## flow/run.sh

```bash
#!/bin/bash
# the make line also repeats each setting of config.mk as NAME=value (left out here)
make -C /OpenROAD-flow-scripts/flow DESIGN_CONFIG=/design/flow/config.mk WORK_HOME=/design/flow/orfs CLKGATE_MAP_FILE= finish
```

## flow/config.mk

```make
export PLATFORM = sky130hd
export DESIGN_NAME = top
export DESIGN_NICKNAME = top
export VERILOG_FILES = /design/flow/design.v
export SDC_FILE = /design/flow/constraint.sdc
export NUM_CORES = 4
export LEC_CHECK = 0
export CAP_MARGIN = 15
export CELL_PAD_IN_SITES_DETAIL_PLACEMENT = 0
export CORE_MARGIN = 2
export CORE_UTILIZATION = 70
export CTS_CLUSTER_SIZE = 23
export HOLD_SLACK_MARGIN = -0.08
export MAX_ROUTING_LAYER = met5
export SETUP_SLACK_MARGIN = 1.07
export SLEW_MARGIN = 20
```

## flow/constraint.sdc

```tcl
create_clock -name core_clock -period 3.79 [get_ports {clk}]
set_input_delay 0.7580 -clock core_clock [delete_from_list [all_inputs] [get_ports {clk}]]
set_output_delay 0.7580 -clock core_clock [all_outputs]
set_load 0.01 [all_outputs]
```

## flow/design.v

```verilog
`timescale 1ns / 100ps
module top(
     input wire clk, reset,
     input wire start, si,
     output wire [3:0] an,
     output wire [7:0] sseg
    );
wire [4:0] dig3_in, dig2_in, dig1_in, dig0_in;
wire [4:0] dig3_out, dig2_out, dig1_out, dig0_out;
LF_counter top_unit
(.clk(clk), .reset(reset), .start(start), .si(si),
.dig3(dig3_in), .dig2(dig2_in), .dig1(dig1_in), .dig0(dig0_in));
my_register register_unit
(.clk(clk), .reset(reset), .data3_in(dig3_in), .data2_in(dig2_in), .data1_in(dig1_in), .data0_in(dig0_in), 
.data3_out(dig3_out), .data2_out(dig2_out), .data1_out(dig1_out), .data0_out(dig0_out));
seg7 seg7_unit
(.clk(clk), .reset(reset), .sseg(sseg), .an(an),
.in3(dig3_out), .in2(dig2_out), .in1(dig1_out), .in0(dig0_out));  
endmodule
`timescale 1ns / 100ps
module LF_counter(
     input wire clk, reset,
     input wire start, si,
     output wire [4:0] dig3, dig2, dig1, dig0
    );
reg [2:0] state_reg, state_next;
wire [15:0] prd;
wire [19:0] dvnd, dvsr, quo;
reg prd_start, div_start, b2b_start, adj_start;
wire prd_done_tick, div_done_tick, b2b_done_tick, adj_done_tick;
wire [3:0]  bcd10, bcd9, bcd8, bcd7, bcd6, bcd5, bcd4, bcd3, bcd2, bcd1, bcd0;
localparam [2:0] idle = 3'b000,
                 count = 3'b001,
                 frq = 3'b010,
                 b2b = 3'b011,
                 adjust = 3'b100;
counter counter_unit
(.clk(clk), .reset(reset), .start(prd_start), .si(si), .ready(),
.done_tick(prd_done_tick), .prd(prd));
division #(.W(20), .CBIT(6)) div_unit
(.clk(clk), .reset(reset), .start(div_start), .dvnd(dvnd), .dvsr(dvsr),
.quo(quo), .rmd(), .ready(), .done_tick(div_done_tick));
BCD b2b_unit
(.clk(clk), .reset(reset), .start(b2b_start), .bin(quo[19:0]), .ready(),
.done_tick(b2b_done_tick), .bcd10(bcd10), .bcd9(bcd9), .bcd8(bcd8), .bcd7(bcd7), .bcd6(bcd6), 
.bcd5(bcd5), .bcd4(bcd4),  .bcd3(bcd3), .bcd2(bcd2), .bcd1(bcd1), .bcd0(bcd0));
adjust adjust_unit
(.clk(clk), .reset(reset), .bcd10(bcd10), .bcd9(bcd9), .bcd8(bcd8), .bcd7(bcd7), .bcd6(bcd6),
.bcd5(bcd5), .bcd4(bcd4),  .bcd3(bcd3), .bcd2(bcd2), .bcd1(bcd1), .bcd0(bcd0), .done_tick(adj_done_tick), .start(adj_start),
.dig3(dig3), .dig2(dig2), .dig1(dig1), .dig0(dig0));
assign dvnd = 20'd1000000;  
assign dvsr =  prd;
always @(posedge clk)
  if (reset)
    state_reg <= idle;
  else
    state_reg <= state_next;
always @*
  begin
    state_next = state_reg;
    prd_start = 1'b0;
    div_start = 1'b0;
    b2b_start = 1'b0;
    adj_start = 1'b0;
      case (state_reg)
        idle: if (start) begin
              prd_start = 1'b1;
              state_next = count; end
        count: if (prd_done_tick) begin
               div_start = 1'b1;
               state_next = frq; end
        frq: if (div_done_tick) begin
             b2b_start = 1'b1;
             state_next = b2b; end
        b2b: if (b2b_done_tick) begin
             adj_start = 1'b1;
             state_next = adjust; end
        adjust: if (adj_done_tick)
                state_next = idle;
        default: state_next = idle;
      endcase
  end 
endmodule
`timescale 1ns / 100ps
module counter(
    input wire clk, reset,
    input wire start, si,
    output reg ready, done_tick,
    output wire [19:0] prd
    );
localparam [15:0] MAX_COUNTER_NUMBER = 50;  
reg [1:0] state_reg, state_next;
reg [6:0] t_reg, t_next;  
reg [19:0] p_reg, p_next;  
reg delay_reg;
wire edg;   
localparam [1:0] idle = 2'b00,
                 waite = 2'b01, 
                 count = 2'b10,
                 done = 2'b11;
always @(posedge clk)
  if (reset)
    begin
      state_reg <= idle;
      t_reg <= 0;
      p_reg <= 0;
      delay_reg <= 0;
    end
  else
    begin
      state_reg <= state_next;
      t_reg <= t_next;
      p_reg <= p_next;
      delay_reg <= si; 
    end
 assign edg = ~delay_reg & si;
always @*
  begin
    state_next = state_reg;
    ready = 1'b0;
    done_tick = 1'b0;
    t_next = t_reg;
    p_next = p_reg;
    case (state_reg)
      idle: begin ready = 1'b1;
              if (start == 1)
                state_next = waite;
            end
      waite: if (edg == 1) begin  
             state_next = count;
             t_next = 0;
             p_next = 0; end
      count: if (edg == 1)  
               state_next = done;
             else begin  
               t_next = t_reg + 1;
                 if (t_reg == MAX_COUNTER_NUMBER - 1) begin
                   t_next = 0;
                   p_next = p_reg + 1; end
               end
       done: begin done_tick = 1'b1;
               state_next = idle; end
       default: state_next = idle;
     endcase
  end
assign prd = p_reg;
endmodule
`timescale 1ns / 100ps
module division
#(
parameter W = 8,
         CBIT = 4  
 )
(
    input wire clk, reset,
    input wire start,
    input wire [W-1:0] dvsr, dvnd,
    output reg ready, done_tick,
    output wire [W-1:0] quo, rmd
    );
reg [1:0] state_reg, state_next;
reg [W-1:0] rh_reg, rh_next, rl_reg, rl_next, rh_tmp;
reg [W-1:0] d_reg, d_next;
reg [CBIT-1:0] n_reg, n_next;
reg q_bit;
localparam [1:0] idle = 2'b00,
                 op = 2'b01,
                 last = 2'b10,
                 done = 2'b11;
always @(posedge clk)
  if (reset)
    begin
      state_reg <= idle;
      rh_reg <= 0;
      rl_reg <= 0;
      n_reg <= 0;
      d_reg <= 0;
    end
  else
    begin
      state_reg <= state_next;
      rh_reg <= rh_next;
      rl_reg <= rl_next;
      d_reg <= d_next;
      n_reg <= n_next;
    end
always @*
  begin
    ready = 1'b0;
    done_tick = 1'b0;
    state_next = state_reg;
    n_next = n_reg;
    d_next = d_reg;
    rh_next = rh_reg;
    rl_next = rl_reg;
    case (state_reg)
      idle: begin ready = 1'b1;
              if (start) begin
                rh_next = 0;
                rl_next = dvnd;  
                d_next = dvsr;  
                n_next = W;  
                state_next = op; end end
      op: begin  
          rl_next = {rl_reg [W-2:0], q_bit};
          rh_next = {rh_tmp [W-2:0], rl_reg[W-1]};
          n_next = n_reg - 1;
            if (n_reg == 1) state_next = last;
          end
      last: begin
              rl_next = {rl_reg[W-2:0], q_bit};
              rh_next = rh_tmp;
              state_next = done; end
      done: begin 
              done_tick = 1'b1;
              state_next = idle; end
      default: state_next = idle;
   endcase
  end
always @*
  if (rh_reg >= d_reg) begin
    rh_tmp = rh_reg - d_reg;
    q_bit = 1'b1; end
  else begin
    rh_tmp = rh_reg;
    q_bit = 1'b0; end
assign quo = rl_reg;
assign rmd = rh_reg;
endmodule
`timescale 1ns / 100ps
module BCD(
    input wire [19:0] bin,
    input wire clk, reset, start,
    output reg ready, done_tick,
    output wire [3:0] bcd10, bcd9, bcd8, bcd7, bcd6, bcd5, bcd4, bcd3, bcd2, bcd1, bcd0
    );
reg [19:0] p2s_reg, p2s_next;  
reg [1:0] state_reg, state_next;
reg [3:0] bcd10_reg, bcd9_reg, bcd8_reg, bcd7_reg, bcd6_reg, bcd5_reg, bcd4_reg, bcd3_reg, bcd2_reg, bcd1_reg, bcd0_reg;
wire [3:0] bcd10_tmp, bcd9_tmp, bcd8_tmp, bcd7_tmp, bcd6_tmp, bcd5_tmp, bcd4_tmp, bcd3_tmp, bcd2_tmp, bcd1_tmp, bcd0_tmp;
reg [3:0] bcd10_next, bcd9_next, bcd8_next, bcd7_next, bcd6_next, bcd5_next, bcd4_next, bcd3_next, bcd2_next, bcd1_next, bcd0_next;
reg [6:0] n_reg, n_next;  
 localparam [1:0] idle = 2'b00,
                  op = 2'b01,
                  done = 2'b10;
always @(posedge clk)
  begin
    if (reset)
      begin
        p2s_reg <= 0;
        state_reg <= idle;
        n_reg <= 0;
        bcd10_reg <= 0;
        bcd9_reg <= 0;
        bcd8_reg <= 0;
        bcd7_reg <= 0;
        bcd6_reg <= 0;
        bcd5_reg <= 0;
        bcd4_reg <= 0;
        bcd3_reg <= 0;
        bcd2_reg <= 0;
        bcd1_reg <= 0;
        bcd0_reg <= 0;
      end
    else
      begin
         p2s_reg <= p2s_next;
         state_reg <= state_next;
         n_reg <= n_next;
         bcd10_reg <= bcd10_next;
         bcd9_reg <= bcd9_next;
         bcd8_reg <= bcd8_next;
         bcd7_reg <= bcd7_next;
         bcd6_reg <= bcd6_next;
         bcd5_reg <= bcd5_next;
         bcd4_reg <= bcd4_next;
         bcd3_reg <= bcd3_next;
         bcd2_reg <= bcd2_next;
         bcd1_reg <= bcd1_next;
         bcd0_reg <= bcd0_next;
       end
   end
always @*
  begin
    state_next = state_reg;
    p2s_next = p2s_reg;
    n_next = n_reg;
    bcd10_next = bcd10_reg;
    bcd9_next = bcd9_reg;
    bcd8_next = bcd8_reg;
    bcd7_next = bcd7_reg;
    bcd6_next = bcd6_reg;
    bcd5_next = bcd5_reg;
    bcd4_next = bcd4_reg;
    bcd3_next = bcd3_reg;
    bcd2_next = bcd2_reg;
    bcd1_next = bcd1_reg;
    bcd0_next = bcd0_reg;
    ready = 1'b0;
    done_tick = 1'b0;
      case (state_reg)
        idle: begin ready = 1'b1;
               if (start == 1'b1) begin
               state_next = op;
               n_next = 6'b010100;  
               bcd10_next = 0;
               bcd9_next = 0;
               bcd8_next = 0;
               bcd7_next = 0;
               bcd6_next = 0;
               bcd5_next = 0;
               bcd4_next = 0;
               bcd3_next = 0;
               bcd2_next = 0;
               bcd1_next = 0;
               bcd0_next = 0;
               p2s_next = bin; end end
        op: begin p2s_next = p2s_reg << 1;
            bcd0_next = {bcd0_tmp [2:0], p2s_reg [19]};
            bcd1_next = {bcd1_tmp [2:0], bcd0_tmp [3]};
            bcd2_next = {bcd2_tmp [2:0], bcd1_tmp [3]};
            bcd3_next = {bcd3_tmp [2:0], bcd2_tmp [3]};
            bcd4_next = {bcd4_tmp [2:0], bcd3_tmp [3]};
            bcd5_next = {bcd5_tmp [2:0], bcd4_tmp [3]};
            bcd6_next = {bcd6_tmp [2:0], bcd5_tmp [3]};
            bcd7_next = {bcd7_tmp [2:0], bcd6_tmp [3]};
            bcd8_next = {bcd8_tmp [2:0], bcd7_tmp [3]};
            bcd9_next = {bcd9_tmp [2:0], bcd8_tmp [3]};
            bcd10_next = {bcd10_tmp [2:0], bcd9_tmp [3]};
            n_next = n_reg - 1;
              if (n_next == 0)
                state_next = done;
            end
        done: begin done_tick = 1'b1;
              state_next = idle; end
        default: state_next = idle;
      endcase
  end
assign bcd0_tmp = (bcd0_reg > 4) ? bcd0_reg + 3 : bcd0_reg;
assign bcd1_tmp = (bcd1_reg > 4) ? bcd1_reg + 3 : bcd1_reg;
assign bcd2_tmp = (bcd2_reg > 4) ? bcd2_reg + 3 : bcd2_reg;
assign bcd3_tmp = (bcd3_reg > 4) ? bcd3_reg + 3 : bcd3_reg;
assign bcd4_tmp = (bcd4_reg > 4) ? bcd4_reg + 3 : bcd4_reg;
assign bcd5_tmp = (bcd5_reg > 4) ? bcd5_reg + 3 : bcd5_reg;
assign bcd6_tmp = (bcd6_reg > 4) ? bcd6_reg + 3 : bcd6_reg;
assign bcd7_tmp = (bcd7_reg > 4) ? bcd7_reg + 3 : bcd7_reg;
assign bcd8_tmp = (bcd8_reg > 4) ? bcd8_reg + 3 : bcd8_reg;
assign bcd9_tmp = (bcd9_reg > 4) ? bcd9_reg + 3 : bcd9_reg;
assign bcd10_tmp = (bcd10_reg > 4) ? bcd10_reg + 3 : bcd10_reg;
assign bcd10 = bcd10_reg;
assign bcd9 = bcd9_reg;
assign bcd8 = bcd8_reg;
assign bcd7 = bcd7_reg;
assign bcd6 = bcd6_reg;
assign bcd5 = bcd5_reg;
assign bcd4 = bcd4_reg;
assign bcd3 = bcd3_reg;
assign bcd2 = bcd2_reg;
assign bcd1 = bcd1_reg;
assign bcd0 = bcd0_reg;
endmodule
`timescale 1ns / 100ps
module adjust(
    input wire clk, reset,
    input wire start,
    input wire [3:0] bcd10, bcd9, bcd8, bcd7, bcd6, bcd5, bcd4, bcd3, bcd2, bcd1, bcd0,
    output wire [4:0] dig3, dig2, dig1, dig0,
    output reg done_tick, ready
    );
reg [1:0] state_reg, state_next;
reg [4:0] bcd10_reg, bcd9_reg, bcd8_reg, bcd7_reg, bcd6_reg, bcd5_reg, bcd4_reg, bcd3_reg, bcd2_reg, bcd1_reg, bcd0_reg;
reg [4:0] bcd10_next, bcd9_next, bcd8_next, bcd7_next, bcd6_next, bcd5_next, bcd4_next, bcd3_next, bcd2_next, bcd1_next, bcd0_next;
localparam [1:0] idle = 2'b00,
                 op = 2'b01,
                 done = 2'b10;
always @(posedge clk)
  if (reset)
    begin
      state_reg <= 0;
      bcd0_reg <= 0;
      bcd1_reg <= 0;
      bcd2_reg <= 0;
      bcd3_reg <= 0;
      bcd4_reg <= 0;
      bcd5_reg <= 0;
      bcd6_reg <= 0;
      bcd7_reg <= 0;
      bcd8_reg <= 0;
      bcd9_reg <= 0;
      bcd10_reg <= 0;
    end
  else
    begin
      state_reg <= state_next;
      bcd0_reg <= bcd0_next;
      bcd1_reg <= bcd1_next;
      bcd2_reg <= bcd2_next;
      bcd3_reg <= bcd3_next;
      bcd4_reg <= bcd4_next;
      bcd5_reg <= bcd5_next;
      bcd6_reg <= bcd6_next;
      bcd7_reg <= bcd7_next;
      bcd8_reg <= bcd8_next;
      bcd9_reg <= bcd9_next;
      bcd10_reg <= bcd10_next;
    end
always @*
  begin
    state_next = state_reg;
    bcd0_next = bcd0_reg;
    bcd1_next = bcd1_reg;
    bcd2_next = bcd2_reg;
    bcd3_next = bcd3_reg;
    bcd4_next = bcd4_reg;
    bcd5_next = bcd5_reg;
    bcd6_next = bcd6_reg;
    bcd7_next = bcd7_reg;
    bcd8_next = bcd8_reg;
    bcd9_next = bcd9_reg;
    bcd10_next = bcd10_reg;
    done_tick = 1'b0;
    ready = 1'b0;
      case (state_reg) idle: begin ready = 1'b1;
                               if (start == 1'b1) begin
                               bcd0_next = {1'b1, bcd0};
                               bcd1_next = {1'b0, bcd1};
                               bcd2_next = {1'b0, bcd2};
                               bcd3_next = {1'b0, bcd3};
                               bcd4_next = {1'b0, bcd4};
                               bcd5_next = {1'b0, bcd5};
                               bcd6_next = {1'b0, bcd6};
                               bcd7_next = {1'b0, bcd7};
                               bcd8_next = {1'b0, bcd8};
                               bcd9_next = {1'b0, bcd9};
                               bcd10_next = {1'b0, bcd10};
                               state_next = op; end
                             else state_next = idle; end
                       op: if (bcd10_next == 0) begin
                             {bcd10_next, bcd9_next, bcd8_next, bcd7_next, bcd6_next, bcd5_next, bcd4_next, bcd3_next, bcd2_next, bcd1_next, bcd0_next} =
                             {bcd10_next, bcd9_next, bcd8_next, bcd7_next, bcd6_next, bcd5_next, bcd4_next, bcd3_next, bcd2_next, bcd1_next, bcd0_next} << 5;
                             end
                           else
                             state_next = done;
                      done: begin done_tick = 1'b1;
                            state_next = idle; end
                      default: state_next = idle;
        endcase
  end
assign dig3 = bcd10_reg;
assign dig2 = bcd9_reg;
assign dig1 = bcd8_reg;
assign dig0 = bcd7_reg; 
endmodule
`timescale 1ns / 100ps
module my_register(
    input wire clk, reset,
    input wire [4:0] data3_in, data2_in, data1_in, data0_in,
    output reg [4:0] data3_out, data2_out, data1_out, data0_out
    );
always @(posedge clk)
  if (reset)
    begin
      data3_out <= 0; 
      data2_out <= 0;  
      data1_out <= 0;  
      data0_out <= 0;
    end
  else
    begin
      data3_out <= data3_in;   
      data2_out <= data2_in; 
      data1_out <= data1_in; 
      data0_out <= data0_in;   
    end
endmodule
`timescale 1ns / 100ps
module seg7(
    input wire clk, reset,
    input wire [4:0] in3, in2, in1, in0,
    output reg [3:0] an,  
    output reg [7:0] sseg  
    );
localparam N = 18;
reg [N-1:0] q_reg;
wire [N-1:0] q_next;
reg [3:0] hex_in;
wire [3:0] digit3, digit2, digit1, digit0;
wire  dot3, dot2, dot1, dot0;
reg dot;
assign digit3 = in3 [3:0];
assign digit2 = in2 [3:0];
assign digit1 = in1 [3:0];
assign digit0 = in0 [3:0];
assign dot3 = in3 [4];
assign dot2 = in2 [4];
assign dot1 = in1 [4];
assign dot0 = in0 [4];
always @(posedge clk)
  if (reset)
    q_reg <= 0; 
  else
    q_reg <= q_next;
assign q_next = q_reg + 1;
always @*
begin
  case (q_reg[N-1:N-2])
    2'b00:
      begin
        an = 4'b1110;
        hex_in = digit0;
        dot = dot0;
      end
    2'b01:
      begin
        an = 4'b1101;
        hex_in = digit1;
        dot = dot1;
      end
    2'b10:
      begin
        an = 4'b1011;
        hex_in = digit2;
        dot = dot2;
      end
    default:
      begin
        an = 4'b0111;
        hex_in = digit3;
        dot = dot3;
      end
    endcase
end
always @*
  begin
    case (hex_in)
      4'h0: sseg [6:0] = 7'b1111110;
      4'h1: sseg [6:0] = 7'b0110000;
      4'h2: sseg [6:0] = 7'b1101101;
      4'h3: sseg [6:0] = 7'b1111001;
      4'h4: sseg [6:0] = 7'b0110011;
      4'h5: sseg [6:0] = 7'b1011011;
      4'h6: sseg [6:0] = 7'b1011111;
      4'h7: sseg [6:0] = 7'b1110000;
      4'h8: sseg [6:0] = 7'b1111111;
      4'h9: sseg [6:0] = 7'b1111011;
      4'ha: sseg [6:0] = 7'b1110111;
      4'hb: sseg [6:0] = 7'b0011111;
      4'hc: sseg [6:0] = 7'b1001110;
      4'hd: sseg [6:0] = 7'b0111101;
      4'he: sseg [6:0] = 7'b1001111;
      default: sseg [6:0] =  7'b1000111;  
    endcase
    sseg[7] = dot;
  end
endmodule
```

==> flow_results.org, run 1 <==
* Implementation run

** Worst hold path
- Along the worst hold path, the cell count comes to 2.
- Hold Path Class :: reg2reg
- The path with the worst hold slack has its endpoint at top_unit.div_unit.d_reg[3].
- The startpoint identified for the worst hold timing path is top_unit.div_unit.d_reg[3].

** Power and ir drop
- Looking at the power breakdown, sequential logic takes between 40% and 50% of the total.
- The share of total power dissipated in the clock network is 48.2%.
- Largest power group :: sequential cells
- Part of the power in combinational logic :: roughly 2.0%
- Summed over all cells, the static leakage comes to approximately 5 nW.
- The flow reported a cell area power density of about 400 nW/µm².
- For the combinational group, total power comes out at between 0.1 and 0.15 mW.
- The internal power of the cells totals between 4 and 5 mW.
- Per the OpenROAD power report, switching power amounts to roughly 1.2 mW.
- The clock network consumes a total of ~2.8 mW.
- The highest supply drop recorded on VDD is ~0.00051 V.
- Switching power as a fraction of the total was reported as between 20% and 30%.
- The sequential power reported by the tool is 2.85 mW.

** Worst setup path
- For reference, the most critical setup path is categorized as reg2out.
- The endpoint identified for the worst register-to-register timing path is top_unit.div_unit.rh_reg[16].
- Worst R2R Start :: top_unit.div_unit.rh_reg[13]
- Setup slack on the worst reg-to-reg path comes out at ~1100 ps.
- Data arrival at the endpoint of the critical path :: between 2000 and 3000 ps
- R2R cell count :: 10
- Worst setup path end :: sseg[3]
- Critical path's slowest cell :: mux4_2
- Startpoint of the worst setup timing path :: seg7_unit.q_reg[16]
- On the critical path the largest part of the delay comes from multiplexers.
- Worst-path cell chain :: mux4_2, buf_6, ha_4, inv_2, mux4_2, inv_2, buf_6
- STA classifies the critical path startpoint as a flip-flop.
- Crit path buf inv count :: 4
- The longest incremental delay of any stage on the critical path is reported as 530 ps.
- Stages on the worst setup path :: 7
- Crit Path Max Fanout :: 4
- Critical Path End Type :: primary output
- For the worst setup path, the data required time is 3030 ps.

** Floorplanning
- Horizontal die dimension :: around 140 µm
- In this run the vertical extent of the chip is 139 µm.
- Top-level I/O count :: 16
- According to the floorplan report, the total die area is about 19000 µm².
- Initial Util :: a little under three quarters
- Floorplan Core Area :: 17800 µm²
- Row count :: slightly below 50

** Timing
- Static timing analysis puts the maximum clock frequency at just over 0.3 GHz.
- Slew Viols, Final :: 0
- Setup slack after layout :: approximately 520 ps
- Setup repair after global routing missed its margin :: true
- For the pin with the worst max-slew slack, the measured transition is ~1000 ps.
- Number of hold violations in the final report :: 0
- Per the slew report, the remaining headroom to the max-slew limit stands at roughly 30%.
- Between clock sinks in the finished design, the worst skew comes to about 7.7 ps.
- Fin crit share :: a little under nine tenths
- Summed negative setup slack over all endpoints :: 0 ps
- Number of failing setup endpoints in the final timing report :: 0
- The clock period could shrink to about 3300 ps.

** Logic synthesis
- Yosys reports the multiplexer fraction of the synthesized area as about 6.6%.
- Commonest cells in the netlist :: 269 x dfxtp_1, 202 x nor2_1, 116 x nand2_1
- Number of synthesized register bits :: ~270
- After synthesis, the share of flip-flops with an asynchronous set or reset is 0%.
- Number of instances in the synthesized netlist :: roughly 1500
- The synthesis report lists the Yosys warning total as 8.
- After synthesis, the design contains approximately 1500 cells according to Yosys.
- Cell type contributing the most total cell area after synthesis :: dfxtp_1
- Yosys instantiated no cell more often than dfxtp_1.
- Area share of xor/xnor cells in the synthesized design :: between 4 and 5%
- Number of flops mapped to enable cells by yosys :: 0
- The synthesized netlist occupies a cell area of between 10000 and 15000 µm².
- By area, the combinational part of the netlist is dominated by simple AND/OR/NAND/NOR gates.
- Top FF cell, synth :: dfxtp_1
- Average footprint of a synthesized cell :: about 8.5 µm²
- Chip Area, Yosys :: ~13000 µm²
- Summing the areas of all compound-gate instances in the mapped netlist gives approximately 18% of the synthesized area.
- The main area contributors are dfxtp_1 42%, nor2_1 6.0%, mux2i_1 5.3%, a21oi_1 4.2%, ha_1 4.1%.
- Number of library cell types mapped by synthesis :: 74
- In the Yosys report, the sequential cells make up about 42% of the chip area.
- Simple logic cell fraction of the synthesized area :: between 10% and 20%
- Adder Area Share :: around 4.3%
- Top area contributor share :: roughly 42%
- Number of nets produced by synthesis :: between 1500 and 2000

** Placed design
- Per the post-place timing report, worst setup slack is 493 ps.
- Total of buffers placed on input and output ports :: 15
- The placement summary gives the final routability congestion estimate as around 0.84.
- According to the dpl log, the detail-placed design has an HPWL of ~17 mm.

** Drt
- Detailed routing placed a total of 13.7 mm of wire on met2.
- Number of detailed-routing iterations run before antenna repair :: 5
- Using the TritonRoute via totals, the vias-per-cell ratio works out to approximately 6.1.
- The count of nets left with antenna violations once routing finished came out at 0.
- The number of antenna diodes in the final layout is 0.
- Number of DRC markers after the initial detailed-route iteration :: about 870
- Met1 routed wirelength after detailed routing :: 13.1 mm
- Total Routed Length :: 28.5 mm
- The routed layout has around 11000 vias.
- WL met3 :: ~1.2 mm
- Routed length per instance :: roughly 16 µm
- Number of DRC violations after detailed routing :: 0
- Signal nets in the final route climb as high as met4.

** Global route
- The first global-routing pass estimated between 40 and 50 mm of wire.
- Largest net degree at the start of global routing :: ~100
- Across every metal layer, demand over resource in global routing totals about 28%.
- The number of antenna violations at the first check in global routing is 0.
- The number of global-route vias before repair was 9923.
- Per the GRT congestion report, total overflow comes to 0.

** Clock tree
- Maximum level of the CTS H-tree :: 1
- Number of sinks driven by the clock tree :: roughly 270
- Per the CTS log, the buffer count on the longest clock path is 3.
- Reg clk slew, reported paths :: 60 ps
- Number of buffers created by CTS :: 28
- CTS tree :: built
- Library cell used as clock root buffer :: clkbuf_16
- Hold repair after CTS inserted 0 buffers.
- As reported, the later end of the worst-skew pair has a clock insertion delay of between 500 and 600 ps.

** Final layout
- The net count of the finished layout is 1554.
- Between the synthesized netlist and the finished layout, the area growth was recorded as 15.0%.
- Core utilization of the finished layout :: around four fifths
- Number of fill cells in the layout :: 1142

** Run
- Across the run, the number of max-cap violations was 0.
- Log Warnings :: 39

** Status
- Status :: finished clean
==> stage by stage <==
step	total power [mW]	hold WS [ps]	area, µm²	std cells
floorplan	2.99	423	12700	1492
global placement	3.01	438	13000	1667
detailed placement	3.02	445	13000	1667
CTS	5.74	455	14200	1734
global route	5.87	478	14600	1755
finish	5.72	456	14600	1755
==> final cells by class <==
class,instances,area [µm²],share of cell area (%)
Clock buffer,43,848,5.82
Clock inverter,6,82.6,0.567
Inverter,76,298,2.04
Multi-Input combinational cell,1062,7040,48.3
Sequential cell,269,5400,37.1
Tap cell,229,287,1.97
Timing Repair Buffer,70,621,4.26
==> timing repair <==
item / in CTS / in global routing
gates resized: 62 / 39
cloned: 0 / 1
endpoints found under the setup margin: 27 / 36
setup buffers: 18 / 20
pin swaps: 6 / 20
endpoints found under the hold margin: 0 / 0
==> routing by layer <==
| metal | global-route usage (%) | up-vias |
|---|---|---|
| li1 | - | 5284 |
| met5 | 0 | - |
| met3 | 3.25 | 49 |
| met1 | 39.4 | 5060 |
| met4 | 7.57 | 0 |
| met2 | 47.9 | 258 |
==> run 2: changes to the inputs <==
Settings changed: ABC_AREA from default to 1, CAP_MARGIN 15 to 5, CELL_PAD_IN_SITES_DETAIL_PLACEMENT 0 to 2, CELL_PAD_IN_SITES_GLOBAL_PLACEMENT from default to 3, CORE_MARGIN 2 to 8, CORE_UTILIZATION 70 to 40, CTS_CLUSTER_SIZE 23 to 99, HOLD_SLACK_MARGIN -0.08 to 0.26, MAX_ROUTING_LAYER met5 to met4, MIN_ROUTING_LAYER from default to met2, PLACE_DENSITY from default to 0.83, SETUP_SLACK_MARGIN 1.07 to 0.97, TNS_END_PERCENT from default to 30.
Clock period 3.79 ns to 4.67 ns, I/O delays scaled along.
==> run 2 against run 1 <==
Sequential power shrank 18%. Critical path depth grew 6. Non-clock buffer count shrank 41. Power grew 0.13%. Largest power group is now the clock network. Via count grew 64%.
==> flow_results.org, run 2 <==
* Implementation run

** Worst setup path
- At the worst endpoint, the required time is between 3000 and 4000 ps.
- In this run the critical register-to-register path is captured at top_unit.adjust_unit.bcd9_reg[0].
- Tracing the worst setup path back leads to its startpoint at seg7_unit.q_reg[16].
- Type of origin of the critical path :: flip-flop
- Data arrival at the endpoint of the critical path :: ~2700 ps
- Worst setup path end :: sseg[1]
- Crit Path Max Fanout :: 11
- Stages on the worst setup path :: 13
- Kind of critical path :: reg2out
- The worst setup path is captured at a primary output.
- The longest incremental delay of any stage on the critical path is reported as roughly 530 ps.
- Dominant delay contributor by cell family on the critical path :: buffers and inverters
- R2R cell count :: 6
- Worst-path cell chain :: inv_1, nor2_4, nand2_1, nand3_1, o21ai_4, inv_1, ha_1, nor2_1, inv_1, nand2_1, nand2_1, nand2_1, clkdlybuf4s50_1
- Crit path buf inv count :: 4
- The timing report shows the most common cell along the critical path to be nand2_1.
- Critical path's slowest cell :: clkdlybuf4s50_1
- The worst register-to-register path has a setup slack of ~1500 ps.
- Worst R2R Start :: top_unit.adjust_unit.state_reg[2]

** Timing
- Post-route minimum period :: about 3600 ps
- Setup repair after global routing could not meet its margin everywhere.
- Number of failing setup endpoints in the final timing report :: 0
- Slew Viols, Final :: 0
- Hold timing on the final database bottoms out at a slack of around 450 ps.
- Across all checked pins, the minimum headroom to the slew limit is a little under a third.
- Clk_skew :: 21.1 ps
- The transition time recorded at the tightest slew-check pin is 1020 ps.
- Summed negative setup slack over all endpoints :: 0 ps
- Fin crit share :: 77.5%
- Max Clock Freq :: roughly 0.28 GHz
- Hold-check failures listed in the final report amount to 0.

** Clock tree
- The post-CTS hold buffer count recorded in the log is 0.
- Number of buffers created by CTS :: 34
- The clock reaches the later pin of the worst-skew pair after around 520 ps.
- CTS tree :: built
- Counting along the longest clock path gives a buffer depth of 3.
- Library cell used as clock root buffer :: clkbuf_16
- The clock tree synthesis step divided the H-tree into 2 levels.
- Number of sinks driven by the clock tree :: roughly 270
- For reference, the clock transition at the flip-flops on the worst setup and hold paths is 60 ps.
- In this run the post-CTS setup repair buffer count came out at 0.

** Power and ir drop
- Largest power group :: the clock network
- In this run switching power makes up a little over a quarter of total power.
- The sequential power reported by the tool is 2.33 mW.
- Largest voltage drop on the vdd net :: about 0.00031 V
- Clock group total power :: approximately 2.8 mW
- Part of the power in registers :: approximately 41%
- Cell Pwr Density :: between 300 and 400 nW/µm²
- The analysis attributes to net switching a power of approximately 1.5 mW.
- Clock share of power :: between 40 and 50%
- The script extracted a total leakage power of between 5 and 6 nW.
- In the power breakdown, the internal column shows between 4 and 5 mW.
- Looking at the power breakdown, combinational cells take between 10% and 20% of the total.
- Power consumed by combinational cells :: roughly 0.6 mW

** Logic synthesis
- In this run the biggest area consumer among cell types represents 39.9% of the synthesized area.
- The number of cells reported by Yosys stat comes to a little under 2000.
- Top logic cell family in the synthesized netlist :: simple AND/OR/NAND/NOR gates
- Syn. warnings :: 8
- Of the total synthesized cell area, the portion taken by XOR and XNOR cells is approximately 1.4%.
- By count the netlist is led by 438 x nand2_1, 269 x dfxtp_1, 254 x inv_1.
- The cell area that synthesis handed to floorplanning was ~13000 µm².
- The cell count after synthesis came out at around 1900.
- The synthesized design contains 0 enable-type register cells.
- Yosys mapped the design onto between 40 and 50 distinct sky130hd cell types.
- Synth Seq Share :: approximately two fifths
- Average footprint of a synthesized cell :: slightly below 7 µm²
- Sorting the Yosys area breakdown by cell type puts at the top dfxtp_1.
- Adder Area Share :: between 4 and 5%
- Top FF cell, synth :: dfxtp_1
- Simple logic cell fraction of the synthesized area :: 27.2%
- For reference, the top cells by area after synthesis are dfxtp_1 40%, nand2_1 12%, inv_1 7.1%, a21oi_1 6.9%, o21ai_0 5.4%.
- Number of synthesized register bits :: between 200 and 300
- Compound-cell area share of the yosys netlist :: approximately 17%
- After synthesis, the chip area reported by Yosys is about 13000 µm².
- The number of nets in the synthesized netlist is ~2000.
- Yosys instantiated no cell more often than nand2_1.
- MUX share of area :: 0%
- For this run, asynchronously set or reset flops after synthesis account for 0%.

** Worst hold path
- Hold analysis lists the worst path endpoint as seg7_unit.q_reg[0].
- Hold Path Class :: reg2reg
- Hold-critical path depth :: 1
- The startpoint identified for the worst hold timing path is seg7_unit.q_reg[0].

** Drt
- After detailed routing, the average wire length per cell comes to 18.0 µm.
- After detailed routing, the number of vias per cell comes to 7.29.
- Once detail routing completed, the nets flagged for antenna violations numbered 0.
- For this block, the routed nets add up to 43.2 mm of wire.
- In this run, the number of DRC markers left after iteration 0 of detailed routing was 1824.
- Number of DRC violations after detailed routing :: 0
- For this run, the script counts the antenna cells in the layout as 0.
- Total via count in the routed design :: 17500
- The pre-antenna-repair detailed-routing pass consisted of 5 iterations.

** Final layout
- The final layout report lists a filler cell count of approximately 4000.
- Post-route cell area :: 15200 µm²
- Signed area change from the synthesized netlist to the final layout :: 12.5%
- Net count of the finished layout :: roughly 2000

** Floorplanning
- The initial utilization of the core area, before any placement, comes to roughly two fifths.
- Die H :: roughly 200 µm
- In this run the standard cell core region covers roughly 33000 µm².
- After floorplanning, the core was divided into 67 placement rows.
- Pin placement for this block handled 16 I/O pins.
- Total die size :: 39800 µm²
- Horizontal die dimension :: 200 µm

** Global route
- Antenna violations before repair :: 0
- Overall routing resource usage recorded by global route was 34.1%.
- Sum of overflow across all layers after global routing :: 0
- Entering global routing, the biggest net connects approximately 130 pins.
- The first global-routing pass estimated between 70 and 80 mm of wire.
- The number of global-route vias before repair is between 20000 and 25000.

** Placed design
- Routability congestion estimate from global placement :: a little under 0.9
- Port buffering added 15 buffers.
- Placed inst area :: 13900 µm²
- Note, the detailed placer reported a final HPWL of around 28 mm.

** Run
- The number of warnings reported in the stage logs is 42.
- Number of violations of the max-capacitance limit :: 0

** Status
- The run finished with no timing, DRC or antenna violations.
## run 2: metrics by stage
step                      cells  util [%]  worst slack (ps)  total power [mW]
after CTS                  2395      45.4               919              5.72
after floorplan            1943         -              1850              2.81
after global routing       2395      45.5               841              5.92
after detailed placement   2336      41.8               917              2.94
final                      2395      45.5              1050              5.72
after global placement     2336      41.8              1020              2.92
## run 2: repair_timing
action,4_1_cts,5_1_grt
pin swaps,0,0
resized,12,9
setup endpoints to repair,7,7
## run 2: area by class of cell
cell class              count  area [µm²]  area share, %
repair buffers             29         270           1.78
clock inverters            11         169           1.11
clock buffers              48        1000           6.62
well taps                 448         561           3.69
flip-flops and latches    269        5390           35.5
multi-input cells        1327        6790           44.7
inverters                 263         988           6.51
## run 2: routing by layer
metal | vias up | global-route usage, % | routed length (µm)
met4 | 0 | 3.84 | 1460
li1 | 6240 | - | -
met1 | 6242 | - | 0
met2 | 4763 | 40.5 | 24300
met3 | 217 | 44.2 | 17500
met5 | - | - | 0
==> run 3: changes to the inputs <==
Settings changed: ABC_AREA 1 to 0, CAP_MARGIN 5 to 15, CELL_PAD_IN_SITES_DETAIL_PLACEMENT 2 to 0, CELL_PAD_IN_SITES_GLOBAL_PLACEMENT 3 to default, CORE_ASPECT_RATIO from default to 0.93, CORE_MARGIN 8 to 2, CORE_UTILIZATION 40 to 72, CTS_CLUSTER_SIZE 99 to 29, HOLD_SLACK_MARGIN 0.26 to -0.09, MAX_ROUTING_LAYER met4 to met5, MIN_ROUTING_LAYER met2 to default, PLACE_DENSITY 0.83 to default, SETUP_SLACK_MARGIN 0.97 to 0.16, TNS_END_PERCENT 30 to default.
Clock period 4.67 ns to 2.9 ns, I/O delays scaled along.
==> run 3 against run 2 <==
The layout now fails its checks (setup timing). First-iteration DRC count is 64% lower. Combinational power is 76% lower. Core utilization grew 37 points. Clock power rose by 22%. Die area decreased by 53%. Global-route usage shrank 4.3 points. Sequential share of layout area rose by 2.4 points. Final area decreased by 6.4%.
==> flow_results.org, run 3 <==
* Implementation run

** Logic synthesis
- Chip Area, Yosys :: roughly 13000 µm²
- Number of flops mapped to enable cells by yosys :: 0
- Cell type contributing the most total cell area after synthesis :: dfxtp_1
- The main area contributors are dfxtp_1 42%, nor2_1 6.0%, mux2i_1 5.3%, a21oi_1 4.2%, ha_1 4.1%.
- Of the total synthesized cell area, the portion taken by AND, OR, NAND and NOR gates is 19.8%.
- Top FF cell, synth :: dfxtp_1
- In the Yosys report, the sequential cells make up 42.5% of the chip area.
- The synthesis report gives the async set-or-reset register share as 0%.
- The average instance in the mapped netlist occupies roughly 8.5 µm².
- Top area contributor share :: between 40% and 50%
- Commonest cells in the netlist :: 269 x dfxtp_1, 202 x nor2_1, 116 x nand2_1
- Summing every instance area after synthesis gives 12700 µm².
- Per the synthesis report, the adder-cell share of the synthesized area is under 10%.
- Number of nets produced by synthesis :: roughly 1500
- Area share of xor/xnor cells in the synthesized design :: between 4 and 5%
- Compound-cell area share of the yosys netlist :: 17.8%
- Most popular library cell in the synthesized design by count :: dfxtp_1
- MUX share of area :: under 10%
- Counting distinct cell types in the post-synthesis netlist gives roughly 74.
- Number of instances in the synthesized netlist :: approximately 1500
- Top logic cell family in the synthesized netlist :: simple AND/OR/NAND/NOR gates
- Counting the warning lines in the Yosys log gives 8.
- Number of synthesized register bits :: between 200 and 300
- Count of instantiated cells in the yosys netlist :: between 1000 and 1500

** Drt
- Via density per instance :: between 6 and 7
- Summed over all nets, wire length on met3 after detailed routing comes to around 1.3 mm.
- Wire segments on met2 add up to between 10 and 15 mm in the final route.
- The routed design ends up with an antenna cell count of 0.
- The routed layout has 10600 vias.
- The routed layout reports a DRC error count of 0.
- Before antenna repair, the detailed router went through 5 iterations.
- Uppermost layer routed :: met4
- Nets still carrying antenna violations after routing amount to 0.
- In this run, the number of DRC markers left after iteration 0 of detailed routing was approximately 660.
- Routed length per instance :: around 16 µm
- Total Routed Length :: around 28 mm
- Met1 routed wirelength after detailed routing :: about 13 mm

** Run
- Number of violations of the max-capacitance limit :: 0
- The tool warning count for the run is slightly above 40.

** Worst hold path
- The worst hold path passes through 2 cells.
- Worst hold endpoint :: top_unit.div_unit.rl_reg[15]
- The worst hold path belongs to the class in2reg.
- Looking at hold timing, the worst path starts from reset.

** Placed design
- As logged by OpenROAD, the buffers inserted on ports number 15.
- The congestion estimate from routability-driven global placement came to ~0.87.
- HPWL reported at the end of detailed placement :: 18.0 mm
- Setup slack after placement :: -63.8 ps
- Once placement finished, the instance area stood at between 10000 and 15000 µm².

** Worst setup path
- Data arrival at the endpoint of the critical path :: between 2000 and 2500 ps
- Dominant delay contributor by cell family on the critical path :: multiplexers
- Worst-path cell chain :: mux4_2, ha_4, inv_2, mux4_2, inv_2, buf_6
- Stage delay of the slowest cell on the critical path :: between 500 and 600 ps
- Endpoint required time on the critical path :: around 2300 ps
- OpenSTA lists the critical path endpoint as sseg[3].
- Looking at the reg2reg group, the worst path starts from top_unit.div_unit.d_reg[11].
- Critical path's slowest cell :: mux4_2
- Crit Path Max Fanout :: 4
- Crit path buf inv count :: 3
- Kind of critical path :: reg2out
- Counting cells, the worst reg-to-reg path comes to 9.
- Critical Path End Type :: primary output
- Worst flop-to-flop path endpoint :: top_unit.div_unit.rh_reg[18]
- Stages on the worst setup path :: 6
- Startpoint of the worst setup timing path :: seg7_unit.q_reg[16]
- Across all register-to-register paths, the minimum setup slack is roughly 270 ps.
- Type of origin of the critical path :: flip-flop

** Floorplanning
- Before placement the cells fill roughly 74% of the core.
- Measured along the y axis, the die boundary spans 132 µm.
- Horizontal die dimension :: ~140 µm
- According to the I/O placement log, the pin count is 16.
- Row count :: approximately 46
- Total die size :: approximately 19000 µm²
- The total area inside the core boundary comes to roughly 17000 µm².

** Power and ir drop
- The analysis reports a worst IR drop on VDD of 0.000470 V.
- Clock group total power :: roughly 3.4 mW
- Cell internal power was estimated by the tool at approximately 5.8 mW.
- Part of the power in combinational logic :: under 10%
- Part of the power in registers :: between 50% and 60%
- The final power report lists total power as approximately 7.3 mW.
- Cell Pwr Density :: approximately 510 nW/µm²
- The clock network accounts for a little under half of the total power.
- Summed over all combinational cells, the power is 0.141 mW.
- In this run, power in flip-flops and latches comes to approximately 3.7 mW.
- Leakage power total :: a little under 5 nW
- Switching Fraction :: about a fifth
- The analysis attributes to net switching a power of ~1.5 mW.
- Largest power group :: sequential cells

** Status
- The run finished, with violations left.
- Layout check fault list :: setup timing

** Timing
- Rel. slew slack :: between 40% and 50%
- Number of failing setup endpoints in the final timing report :: 5
- For the final database, setup skew stands at about 8.2 ps.
- Number of hold violations in the final report :: 0
- At the pin with the least slew margin, the transition time is 761 ps.
- Summed negative setup slack over all endpoints :: -363 ps
- Across all setup checks in the final design, the least slack found is -122 ps.
- Post-route minimum period :: about 3000 ps
- Setup repair after global routing could not meet its margin everywhere.
- Slew Viols, Final :: 0
- Fin crit share :: 104%
- Max Clock Freq :: between 0.3 and 0.4 GHz

** Clock tree
- On the worst setup and hold paths after CTS, the clock-pin slew comes to about 60 ps.
- Library cell used as clock root buffer :: clkbuf_16
- At the later pin of the worst-skew pair, clock insertion delay measures roughly 530 ps.
- Maximum level of the CTS H-tree :: 1
- In this run, post-CTS hold repair placed 0 buffers.
- Number of buffers on the longest clock path :: 3
- The tree built by TritonCTS fans out to 269 sinks.
- TritonCTS built the clock tree.
- Number of buffers created by CTS :: 27

** Final layout
- After the last flow step, the layout net total stands at 1539.
- Core utilization of the finished layout :: 82.8%
- In this run the layout overhead on the synthesized area is reported as 12.0%.
- Summing all non-filler instances in the final layout gives an area of 14200 µm².

** Global route
- Largest net degree at the start of global routing :: between 100 and 150
- The first global-routing pass estimated roughly 47 mm of wire.
- The total overflow left after global routing is 0.
- Summed over all routing layers, the global router reports a total usage of about 30%.
- Number of global-route vias before repair :: between 9000 and 10000
- Antenna violations before repair :: 0
run 3: layer usage:
| metal | vias to the layer above | GRT usage (%) |
|---|---|---|
| li1 | 5243 | - |
| met1 | 5044 | 42.9 |
| met2 | 246 | 48.4 |
| met3 | 49 | 3.63 |
| met4 | 0 | 7.11 |
| met5 | - | 0 |
run 3: stage by stage:
step	hold WS, ps	std cells
final	362	1726
after global routing	374	1726
after CTS	355	1726
after detailed placement	447	1671
after global placement	437	1671
after floorplan	423	1492
run 3: timing repair:
action / CTS / global route
endpoints found under the setup margin: 9 / 27
setup buffers: 8 / 0
pin swaps: 4 / 6
resized: 49 / 23
run 3: layout make-up:
class                           count  area [µm²]
Clock buffer                       39         811
Fill cell                        1095        2950
Inverter                           76         290
Multi-Input combinational cell   1061        6850
Sequential cell                   269        5390
Timing Repair Buffer               57         517
Clock inverter                      8        68.8
Tap cell                          216         270
==> run 4: changes to the inputs <==
Settings changed: ABC_AREA 0 to default, CAP_MARGIN 15 to 20, CELL_PAD_IN_SITES_DETAIL_PLACEMENT 0 to default, CORE_ASPECT_RATIO 0.93 to default, CTS_CLUSTER_SIZE 29 to default, HOLD_SLACK_MARGIN -0.09 to default, MAX_ROUTING_LAYER met5 to default, SETUP_SLACK_MARGIN 0.16 to default.
Clock period 2.9 ns to 3.5 ns, I/O delays scaled along.
==> run 4 against run 3 <==
Now clean on timing, DRC and antenna. Clock power shrank 11%. Clock skew rose by 2.1 ps. Via count shrank 1.7%. Hold slack better by 90 ps. Critical endpoint is now sseg[1].
==> flow_results.org, run 4 <==
* Implementation run

** Worst setup path
- Endpoint required time on the critical path :: approximately 2800 ps
- The worst setup path is launched from a flip-flop.
- Among all stages on the critical path, the largest delay is contributed by mux4_2.
- Dominant delay contributor by cell family on the critical path :: multiplexers
- Worst setup path end :: sseg[1]
- Data arrives at the worst endpoint at roughly 2700 ps.
- The timing report gives the biggest stage delay along the critical path as just under 600 ps.
- Startpoint of the worst setup timing path :: seg7_unit.q_reg[16]
- Worst-path cell chain :: mux4_2, ha_2, mux2_2, a21oi_1, clkdlybuf4s50_1
- R2R cell count :: 11
- The worst setup path is captured at a primary output.
- The worst register-to-register path has a setup slack of approximately 640 ps.
- Stages on the worst setup path :: 5
- The worst setup path is of the reg2out kind.
- Crit Path Max Fanout :: 5
- For the worst reg-to-reg path, the endpoint reported by OpenROAD is top_unit.div_unit.rh_reg[6].
- Crit path buf inv count :: 1
- Worst R2R Start :: top_unit.div_unit.rh_reg[0]

** Clock tree
- In the CTS report, the clock slew at the register clock pins of the worst setup and hold paths is listed as about 60 ps.
- TritonCTS built the clock tree.
- Looking at the clock tree report, the H-tree level count equals 1.
- Hold bufs inserted after CTS :: 0
- Number of buffers created by CTS :: 28
- Insertion delay at the late pin of the worst-skew pair :: about 530 ps
- CTS saw between 200 and 300 sinks.
- CTS reports a maximum clock tree buffer depth of 3.
- Library cell used as clock root buffer :: clkbuf_16

** Logic synthesis
- Number of synthesized register bits :: approximately 270
- Chip Area, Yosys :: roughly 13000 µm²
- Number of library cell types mapped by synthesis :: 74
- Yosys stat counts 1492 cells in the synthesized netlist.
- Syn. warnings :: 8
- Adder Area Share :: ~4.3%
- Of all flip-flops after synthesis, the portion carrying an async set or reset was 0%.
- Counting every net in the synthesized netlist gives 1539.
- For this run the top cell type by instance count after synthesis was dfxtp_1.
- Top area contributor share :: between 40% and 50%
- Number of instances in the synthesized netlist :: around 1500
- The main area contributors are dfxtp_1 42%, nor2_1 6.0%, mux2i_1 5.3%, a21oi_1 4.2%, ha_1 4.1%.
- Ranked by instance count, the synthesized netlist is headed by 269 x dfxtp_1, 202 x nor2_1, 116 x nand2_1.
- Simple logic cell fraction of the synthesized area :: 19.8%
- Number of flops mapped to enable cells by yosys :: 0
- Average footprint of a synthesized cell :: 8.50 µm²
- MUX share of area :: under 10%
- Of the total synthesized cell area, the portion taken by XOR and XNOR cells is 4.14%.
- Compound-cell area share of the yosys netlist :: between 10% and 20%
- After synthesis, the largest family of logic cells by area is simple AND/OR/NAND/NOR gates.
- Of the synthesized area, sequential elements account for a little over two fifths.
- In the synthesized netlist the dominant register cell turns out to be dfxtp_1.
- Summing every instance area after synthesis gives approximately 13000 µm².
- Sorting the Yosys area breakdown by cell type puts at the top dfxtp_1.

** Drt
- Per the detail_route report, inserted antenna diodes total 0.
- Residual antenna-violating net count after detailed routing :: 0
- Total Routed Length :: between 20 and 30 mm
- For this run, design rule violations remaining after detail routing come to 0.
- Via density per instance :: about 6
- For this block, the via count after detailed routing is 10400.
- Routed length per instance :: around 15 µm
- Number of detailed-routing iterations run before antenna repair :: 5
- Number of DRC markers after the initial detailed-route iteration :: ~640

** Global route
- Entering global routing, the biggest net connects roughly 91 pins.
- Sum of overflow across all layers after global routing :: 0
- Global-route wire length before repair :: between 40 and 50 mm
- Global routing consumed, over all layers together, between 20 and 30% of the routing resources.
- The number of global-route vias before repair came to approximately 9800.
- The number of antenna violations at the first check in global routing came to 0.

** Power and ir drop
- Part of the power in combinational logic :: under 10%
- The flow reports power dissipated in combinational cells as 0.115 mW.
- The clock network accounts for between 40% and 50% of the total power.
- Power attributed to the clock group is about 3 mW.
- Part of the power in registers :: 49.4%
- The switching portion of total power comes to about a fifth.
- VDD sags by at most just under 0.0004 V.
- The internal portion of the total power is about 4.9 mW.
- In this run the power density over the cells is 444 nW/µm².
- Sequential power for this build is a little over 3 mW.
- Leakage power total :: ~4.9 nW
- Switching power summed over all nets :: 1.30 mW
- Looking at the group totals, the largest power group turns out to be sequential cells.

** Worst hold path
- The worst hold path terminates at top_unit.div_unit.d_reg[2].
- The worst hold path passes through 2 cells.
- Launch point of the worst hold path :: top_unit.div_unit.d_reg[2]
- Hold Path Class :: reg2reg

** Timing
- Fin crit share :: between 90% and 100%
- Clk_skew :: approximately 10 ps
- Number of hold violations in the final report :: 0
- Post-route minimum period :: 3380 ps
- Transition time of the tightest slew-check pin :: 906 ps
- Rel. slew slack :: between 30% and 40%
- Setup repair after global routing missed its margin :: false
- The tightest hold path in the finished design has a slack of ~450 ps.
- Slew Viols, Final :: 0
- The final report lists the setup-violating endpoint count as 0.
- Per the timing report, the achievable frequency comes out to just under 0.3 GHz.
- Summed negative setup slack over all endpoints :: 0 ps

** Final layout
- The finished design was reported to have a net count of 1527.
- Number of fill cells in the layout :: 1164
- Signed area change from the synthesized netlist to the final layout :: 10.8%
- Measured on the finished design, the core utilization comes to 81.5%.

** Placed design
- Total of buffers placed on input and output ports :: 15
- Per the gpl log, the routability congestion estimate is between 0.8 and 0.9.
- Once detailed placement completed, the half-perimeter wirelength came to roughly 17 mm.

** Floorplanning
- Top-level I/O count :: 16
- In this run the core area contains approximately 48 standard-cell rows.
- Total die size :: about 19000 µm²
- Floorplan Core Area :: between 15000 and 20000 µm²
- Measured along the x axis, the die boundary spans between 100 and 150 µm.
- The initial utilization of the core area, before any placement, comes to about 74%.
- The die is roughly 140 µm tall.

** Run
- In this run the maximum-capacitance check reported violations numbering 0.
- The stage logs contain a warning count of 37.

** Status
- Status :: finished clean
-- run 4: metal layers --
metal  track usage [%]  part of all wire [%]
met1              36.9                    44
met2              51.5                    50
met3              3.22                   3.8
met4              9.09                   2.2
met5                 0                     0
-- run 4: layout make-up --
cell class                      count  area (µm²)  area share (%)
Inverter                           76         285            2.03
Tap cell                          225         282            2.00
Timing Repair Buffer               44         424            3.02
Multi-Input combinational cell   1061        6700            47.7
Sequential cell                   269        5390            38.4
Clock inverter                     14         160            1.14
Clock buffer                       36         802            5.71
-- run 4: metrics by stage --
step	cell area (µm²)	setup slack, ps	power [mW]	cells
6_report	14000	115	6.24	1725
5_1_grt	14000	45.5	6.40	1725
4_1_cts	14000	13.8	6.28	1724
3_5_place_dp	13000	392	3.27	1666
3_3_place_gp	13000	462	3.26	1666
2_1_floorplan	12700	607	3.23	1492
-- run 4: repair_timing --
action,4_1_cts,5_1_grt
buffers inserted,8,0
setup endpoints to repair,4,4
resized,4,8
==> run 5: changes to the inputs <==
Settings changed: ABC_AREA from default to 1, CORE_UTILIZATION 72 to 60, HOLD_SLACK_MARGIN from default to 0.19, SETUP_SLACK_MARGIN from default to -0.08.
Clock period 3.5 ns to 10.0 ns, I/O delays scaled along.
==> run 5 against run 4 <==
Power shrank 61%. Largest power group is now the clock network. Largest cell class unchanged. Count of clock-buffer cells in the layout grew 5. Synthesized area grew 6.4%. Sequential cell count is the same.
==> flow_results.org, run 5 <==
* Implementation run

** Timing
- Setup slack closes at 4770 ps.
- After routing, the total negative slack on setup checks comes to 0 ps.
- Of the available clock period, the critical path in the final layout requires between 50% and 60%.
- Slew Viols, Final :: 0
- Max Clock Freq :: 0.191 GHz
- After layout, the setup clock skew is reported as between 10 and 15 ps.
- Smallest hold slack :: between 400 and 500 ps
- Setup repair after global routing left no endpoint under its margin.
- The pin closest to its max-slew limit shows a slew of 1090 ps.
- The end-of-flow timing check tallies setup violations at 0.
- The max-slew check reports its worst relative slack as roughly 27%.
- After layout, the minimum clock period comes to around 5200 ps.
- Hold-check failures listed in the final report amount to 0.

** Run
- Log Warnings :: 37
- Number of violations of the max-capacitance limit :: 0

** Worst setup path
- All stages included, the depth of the critical timing path comes to 9.
- Worst setup path end :: sseg[3]
- Worst flop-to-flop path endpoint :: top_unit.adjust_unit.bcd6_reg[0]
- Worst-path cell chain :: nand2_1, o21ai_0, inv_1, ha_1, nand2_1, nand2_1, a21oi_1, a31oi_1, clkdlybuf4s50_1
- STA classifies the critical path startpoint as a flip-flop.
- Dominant delay contributor by cell family on the critical path :: AND-OR/OR-AND gates
- Critical path's slowest cell :: o21ai_0
- R2R cell count :: 5
- Kind of critical path :: reg2out
- In this run the register-to-register setup slack is 6710 ps.
- Data arrival at the endpoint of the critical path :: 3230 ps
- The report shows a maximum critical-path fanout of 11.
- STA lists the startpoint of the worst register-to-register path as top_unit.adjust_unit.state_reg[2].
- Stage delay of the slowest cell on the critical path :: 610 ps
- Startpoint of the worst setup timing path :: seg7_unit.q_reg[16]
- The worst setup path is captured at a primary output.
- Most repeated library cell on the critical path :: nand2_1
- The OpenROAD report gives the critical path a required time of approximately 8000 ps.
- Together, buffers and inverters on the worst path number 2.

** Floorplanning
- Row count :: 54
- The die is around 150 µm tall.
- During I/O placement, the number of pins put on the boundary was 16.
- Initial Util :: between 60% and 70%
- Horizontal die dimension :: 154 µm
- Per the OpenROAD floorplan log, the area of the die is around 24000 µm².
- The core region is between 20000 and 25000 µm².

** Placed design
- Total of buffers placed on input and output ports :: 15
- Dpl cells :: about 2200
- The wire-length estimate of the detail-placed layout is approximately 19 mm.
- Per the post-place timing report, worst setup slack is between 5000 and 6000 ps.
- The placement summary gives the final routability congestion estimate as roughly 0.92.
- Once placement finished, the instance area stood at approximately 14000 µm².

** Logic synthesis
- Top area cell types :: dfxtp_1 40%, nand2_1 12%, inv_1 7.1%, a21oi_1 6.9%, o21ai_0 5.4%
- Synth Seq Share :: between 30% and 40%
- Chip Area, Yosys :: between 10000 and 15000 µm²
- Fraction of registers with async set or reset after synthesis :: 0%
- Number of instances in the synthesized netlist :: ~1900
- In the synthesized netlist, mux cells make up 0% of the area.
- Most popular library cell in the synthesized design by count :: nand2_1
- Summed over its instances, the top area cell type makes up around two fifths of the synthesized netlist area.
- Area share of xor/xnor cells in the synthesized design :: 1.36%
- For this run, the leading register cell type out of synthesis is dfxtp_1.
- Top logic cell family in the synthesized netlist :: simple AND/OR/NAND/NOR gates
- Counting distinct cell types in the post-synthesis netlist gives 49.
- Yosys mapped a number of flops with a built-in enable equal to 0.
- Compound-cell area share of the yosys netlist :: 17.3%
- Each instance of the synthesized netlist takes up on average 6.94 µm².
- Adder Area Share :: 4.05%
- The synthesized design spends more area on one cell type than any other, namely dfxtp_1.
- Syn. warnings :: 8
- Per the synthesis report, the simple-gate share of the synthesized area is 27.2%.
- For reference, the top cells by count after synthesis are 438 x nand2_1, 269 x dfxtp_1, 254 x inv_1.
- The number of nets in the synthesized netlist is 1990.
- In the Yosys report the total cell count is 1943.
- Summed instance area of the synthesized netlist :: 13500 µm²
- In this run, synthesis produced a sequential element count of ~270.

** Drt
- Number of detailed-routing iterations run before antenna repair :: 5
- Total via count in the routed design :: between 10000 and 15000
- Number of DRC markers after the initial detailed-route iteration :: 727
- Routed length per instance :: 13.1 µm
- Residual antenna-violating net count after detailed routing :: 0
- Antenna repair during routing inserted a diode count of 0.
- Via density per instance :: 5.37
- Total Routed Length :: between 20 and 30 mm
- After detailed routing, the number of remaining DRC violations is 0.

** Global route
- Global-route wire length before repair :: approximately 50 mm
- The global routing report lists combined usage of all routing layers as around 25%.
- The number of antenna violations at the first check in global routing came to 0.
- The number of global-route vias before repair is 10700.
- Sum of overflow across all layers after global routing :: 0
- Entering global routing, the biggest net connects 94 pins.

** Final layout
- Leaving out filler cells and counting taps, the final layout contains 2210.
- Core utilization of the finished layout :: between 60 and 70%
- Net count of the finished layout :: between 1500 and 2000
- Post-route cell area :: 14700 µm²
- Per the run report, area growth between synthesis and finish was 8.64%.

** Clock tree
- Hold bufs inserted after CTS :: 0
- Clock latency on the worst-skew pair, taken at its later pin, is roughly 530 ps.
- CTS tree :: built
- CTS added clock buffers totalling 29.
- Reg clk slew, reported paths :: 60 ps
- Per the CTS log, the maximum H-tree level is 1.
- Per the repair_timing log after CTS, setup buffers inserted total 0.
- Number of buffers on the longest clock path :: 3
- The tree is rooted in a clkbuf_16.
- Number of sinks driven by the clock tree :: ~270
- Post-CTS repair changed the size of 0 cells.

** Power and ir drop
- In this run switching power makes up 24.5% of total power.
- For this design the ratio of total power to cell area is 166 nW/µm².
- Summed over all combinational cells, the power is 0.242 mW.
- Leakage power total :: around 5.8 nW
- Largest power group :: the clock network
- Per report_power, the Clock row totals roughly 1.1 mW.
- Per report_power, the combinational group accounts for around 10% of the total.
- Internal power :: around 1.8 mW
- Switching power summed over all nets :: between 0.5 and 0.6 mW
- In this run, flip-flops and latches consume between 40% and 50% of the power.
- Largest voltage drop on the vdd net :: about 0.00012 V
- Power after layout :: about 2.4 mW
- The power report attributes to the clock group a share of between 40% and 50%.
- Seq pwr :: between 1 and 1.5 mW

** Worst hold path
- Hold Path Class :: reg2reg
- Hold-critical path depth :: 2
- Launch point of the worst hold path :: top_unit.adjust_unit.bcd8_reg[3]
- For hold timing, the worst endpoint is register_unit.data1_out[3].

** Status
- The flow ran to the end and the layout has no timing, DRC or antenna violations.
## run 5: area by class of cell
type | count | area (µm²)
timing repair buffer | 21 | 193
sequential | 269 | 5390
inverter | 263 | 988
clock inverter | 9 | 124
tap | 280 | 350
fill | 1992 | 7310
multi-input combinational | 1327 | 6740
clock buffer | 41 | 871
## run 5: metal layers
metal	GRT usage (%)	share of wire, %	vias to the layer above
met4	4.67	1.4	0
met1	35.1	50	5373
met5	0	0	-
met2	40.4	44	210
met3	2.82	4.1	36
li1	-	-	6250
==> run 6: changes to the inputs <==
Settings changed: CAP_MARGIN 20 to 10, CELL_PAD_IN_SITES_DETAIL_PLACEMENT from default to 0, CELL_PAD_IN_SITES_GLOBAL_PLACEMENT from default to 3, CORE_MARGIN 2 to 7, CORE_UTILIZATION 60 to 44, CTS_CLUSTER_SIZE from default to 99, GPL_TIMING_DRIVEN from default to 1, HOLD_SLACK_MARGIN 0.19 to 0.26, MAX_ROUTING_LAYER from default to met4, MIN_ROUTING_LAYER from default to met2, PLACE_DENSITY from default to 0.52, SETUP_SLACK_MARGIN -0.08 to 0.97, TNS_END_PERCENT from default to 30.
Clock period 10.0 ns to 4.67 ns, I/O delays scaled along.
==> run 6 against run 5 <==
The run now fails in global placement without I/O. Die area grew 51%. Synthesized area is the same. Synthesized cell count is the same.
==> flow_results.org, run 6 <==
#+TITLE: Implementation results

** Status
- The run stopped with a tool error.
- Failed at :: global placement without I/O
- First error in the log :: [ERROR GPL-0301] Utilization 108.338 % exceeds 100%.

** Logic synthesis
- Counting instances in the post-synthesis netlist gives the leading cell types as 438 x nand2_1, 269 x dfxtp_1, 254 x inv_1.
- The main area contributors are dfxtp_1 40%, nand2_1 12%, inv_1 7.1%, a21oi_1 6.9%, o21ai_0 5.4%.
- Adder Area Share :: ~4.0%
- In this run, synthesis inferred 0 flip-flops with an integrated enable.
- For reference, the mux area share after synthesis is 0%.
- By area, the combinational part of the netlist is dominated by simple AND/OR/NAND/NOR gates.
- Per the post-synthesis report, the number of cells in the design is 1943.
- Simple logic cell fraction of the synthesized area :: 27.2%
- Among all cell types in the netlist, the one instantiated most often is nand2_1.
- The net count after synthesis is roughly 2000.
- Cell type contributing the most total cell area after synthesis :: dfxtp_1
- Number of library cell types mapped by synthesis :: 49
- A synthesized cell averages 6.94 µm².
- Synth Seq Share :: approximately 40%
- Area share of xor/xnor cells in the synthesized design :: approximately 1.4%
- Top area contributor share :: between 30% and 40%
- Top FF cell, synth :: dfxtp_1
- Compound-cell area share of the yosys netlist :: between 10% and 20%
- Chip Area, Yosys :: ~13000 µm²
- Fraction of registers with async set or reset after synthesis :: 0%
- Before any placement, the netlist area is recorded as about 13000 µm².
- Syn. warnings :: 8
- The synthesized design contains about 270 register bits.
- The number of cells reported by Yosys stat comes to just under 2000.

** Floorplanning
- In this run the standard cell core region covers between 20000 and 30000 µm².
- Per the OpenROAD floorplan log, the height of the die is between 150 and 200 µm.
- Initial Util :: 45.1%
- After floorplanning, the core was divided into about 63 placement rows.
- Horizontal die dimension :: roughly 190 µm
- Total die size :: roughly 36000 µm²
==> run 7: changes to the inputs <==
Settings changed: CAP_MARGIN 10 to 20, CELL_PAD_IN_SITES_DETAIL_PLACEMENT 0 to 2, CELL_PAD_IN_SITES_GLOBAL_PLACEMENT 3 to default, CORE_MARGIN 7 to 2, CORE_UTILIZATION 44 to 65, CTS_CLUSTER_DIAMETER from default to 333, CTS_CLUSTER_SIZE 99 to default, GPL_TIMING_DRIVEN 1 to default, HOLD_SLACK_MARGIN 0.26 to 0.09, MAX_ROUTING_LAYER met4 to default, MIN_ROUTING_LAYER met2 to met1, PLACE_DENSITY 0.52 to default, SETUP_SLACK_MARGIN 0.97 to 1.48, SLEW_MARGIN 20 to 40, TNS_END_PERCENT 30 to default.
Clock period 4.67 ns to 6.48 ns, I/O delays scaled along.
==> run 7 against run 6 <==
The flow stops in detailed placement. Synthesized cell count is the same. Synthesized area is the same. Die area decreased by 39%.
==> flow_results.org, run 7 <==
#+TITLE: Implementation results

** Status
- Status :: did not finish
- First error in the log :: [ERROR DPL-0033] detailed placement checks failed during check placement.
- It got as far as detailed placement and failed there.

** Logic synthesis
- After synthesis, the chip area reported by Yosys is approximately 13000 µm².
- In the Yosys report, the sequential cells make up roughly 40% of the chip area.
- Number of library cell types mapped by synthesis :: slightly below 50
- Compound-cell area share of the yosys netlist :: ~17%
- After synthesis, the mean cell area works out to between 6 and 7 µm².
- Summed instance area of the synthesized netlist :: between 10000 and 15000 µm²
- By area, the combinational part of the netlist is dominated by simple AND/OR/NAND/NOR gates.
- The main area contributors are dfxtp_1 40%, nand2_1 12%, inv_1 7.1%, a21oi_1 6.9%, o21ai_0 5.4%.
- Fraction of registers with async set or reset after synthesis :: 0%
- Yosys stat counts a little under 2000 cells in the synthesized netlist.
- The commonest cells after synthesis are 438 x nand2_1, 269 x dfxtp_1, 254 x inv_1.
- Area share of xor/xnor cells in the synthesized design :: ~1.4%
- Simple logic cell fraction of the synthesized area :: 27.2%
- Synthesis produced approximately 1900 cells.
- Number of flops mapped to enable cells by yosys :: 0
- Per the synth log, the flip-flop and latch total comes to roughly 270.
- Adder Area Share :: just over 4%
- Counting the warning lines in the Yosys log gives 8.
- Cell type contributing the most total cell area after synthesis :: dfxtp_1
- Top area contributor share :: 39.9%
- After synthesis, the share of cell area in mux cells is 0%.
- Number of nets produced by synthesis :: ~2000
- Most popular library cell in the synthesized design by count :: nand2_1
- Top FF cell, synth :: dfxtp_1

** Floorplanning
- Top-level I/O count :: 16
- The initial utilization of the core area, before any placement, comes to between 60% and 70%.
- The overall die size recorded for this design is ~22000 µm².
- Die H :: 148 µm
- Floorplan Core Area :: a little over 20000 µm²
- In this run the horizontal extent of the chip is between 100 and 150 µm.
- In this run the core area contains about 52 standard-cell rows.

** Placed design
- The final weighted congestion recorded by global placement is 0.949.
- Total of buffers placed on input and output ports :: 15
-- run 7: through the flow --
step              cells  hold slack [ps]  power [mW]
floorplan          1943              411        2.02
global placement   2151              424        2.08
Power figures rest on the tool's default switching activity, not on a simulated workload.
